== v31 ==
==> flow/design.v (excerpt) <==
module a_filter_approx(
    input [31:0] x_in,
    input clk,
    input [5:0] reset,
    output [31:0] y_out);
For scale: ~540 flip-flops, about 71 I/O pins, roughly 0.051 mm² of cells after synthesis.
clock: 5.45 ns
lec_check: 0
abc_area: 1
cap_margin: 40
core_margin: 2
core_utilization: 72
hold_slack_margin: 0.29
setup_slack_margin: -0.42
slew_margin: 20
run.sh (not shown) runs the stock make flow with config.mk's settings and CLKGATE_MAP_FILE=.
Seen in the log of v31: GRT-0116 during global routing (5_1_grt), after which the run never completed.
Relative to v31, the following input files were edited for v39:
Settings: a change of CAP_MARGIN from 40 to 20; a change of CORE_UTILIZATION from 72 to 63; a deleted SETUP_SLACK_MARGIN that had been -0.42; a deleted HOLD_SLACK_MARGIN that had been 0.29; a deleted ABC_AREA that had been 1; a change of the clock period (ns, I/O delays scaled along) from 5.45 to 8.15.
Findings:
Against v31, half-perimeter wire length after detailed placement in v39 came out better. Diff v39..v31 | number of port buffers | unchanged. Re synthesized cell count: v39 is 1946 down on v31. On core area, v31 loses to v39. Compared v39 vs v31, and number of nets at floorplan is down in v39. When v39 is measured against v31, its cell count in the Yosys report turns out 1946 lower. Post-synthesis instance area in v39 is about 14% below v31. Die span in y came out lower on v39 than on v31. v31 never completed, since it errored out during global routing (5_1_grt). Looking at the reports, v39 completed the entire flow and the layout it produced met the timing, design-rule and antenna checks.
Here is what was changed in the inputs of v59 compared with v39.
Settings: setting SETUP_SLACK_MARGIN to 0.4 for the first time; changing CORE_UTILIZATION from 63 to 40; changing the clock period (ns, I/O delays scaled along) from 8.15 to 9.35.
==> comparison <==
- Changes observed in v59 relative to v39: data required time at the worst endpoint now sits higher; final cell count without fillers now sits higher.
- v59 against v39; number of global-route vias before repair is up slightly.
- Die area, v39 and v59, lower one = v39.
- Proportion of cell area spent on the clock network (v59 over v39): increase, 0.29 points
- Compare v39 and v59 | worst-case headroom to the max-slew limit lower: v59
- Delta (v59 minus v39): wire length now sits lower.
For v18, these inputs were changed with respect to v59:
Settings: MIN_ROUTING_LAYER now met2, previously not set; SETUP_SLACK_MARGIN no longer set, was 0.4; the clock period (ns, I/O delays scaled along) now 14.5, was 9.35.
Findings:
- Result: PASS for each of v59 and v18
- Looking at busiest metal layer after global routing, the met3 result is from v18; the met2 one comes from v59.
- The amount of wire on met2 after detailed routing in v18 is 1.19 times that in v59.
- v59 -> v18: HPWL after detailed placement increased by a few percent
- Changes observed in v18 relative to v59: sequential share of layout area roughly the same, via count of the first global-routing pass higher.
- Against v59, v18 comes in 20 ps higher on clock latency of the later-clocked register in the worst-skew pair.
- From v18 to v59, area fraction in mux cells did not move at all.
Here is what was changed in the inputs of v33 compared with v18.
Settings: MIN_ROUTING_LAYER: met2 -> unset; the clock period (ns, I/O delays scaled along): 14.5 -> 9.35.
Findings:
Between v18 and v33, largest stage delay on the critical path decreased.
As of v33, number of clock buffer instances in the layout had fallen slightly compared to v18.
Going from v18 to v33, total number of nets in the final design has remained practically unchanged.
Sort v18 and v33 by met1 routed wirelength after detailed routing, ascending, and v18 comes first.
On share of the core filled with cells, v18 and v33 are neck and neck.
What v14 does differently from v33 at the input level:
Settings: CORE_UTILIZATION now 72, was 40; PLACE_DENSITY now 0.77, previously not set; the clock period (ns, I/O delays scaled along) now 7.29, was 9.35.
Notes after the runs:
v14 finished all stages; however, its layout fails the closing checks, the failures being negative setup slack. met2 wirelength from detailed routing up 5.6 mm in v14 wrt v33. Looking at fraction of area in multi-input gates, v14 sits 1.2 points above v33. When v14 is set beside v33, its total of plain and repair buffers excluding clock buffers turns out to be 96 larger. v14 ended up with a higher actual slew at the worst max-slew pin than v33 did. Compared to v33, v14 has total die area 0.049 mm² lower. In v14, detailed-placement wirelength estimate is higher than in v33. v14 does worse than v33 on worst setup slack. v14 vs v33: worst slack on hold paths up. Cell resize tally after clock tree synthesis in v14 is 104 above v33.
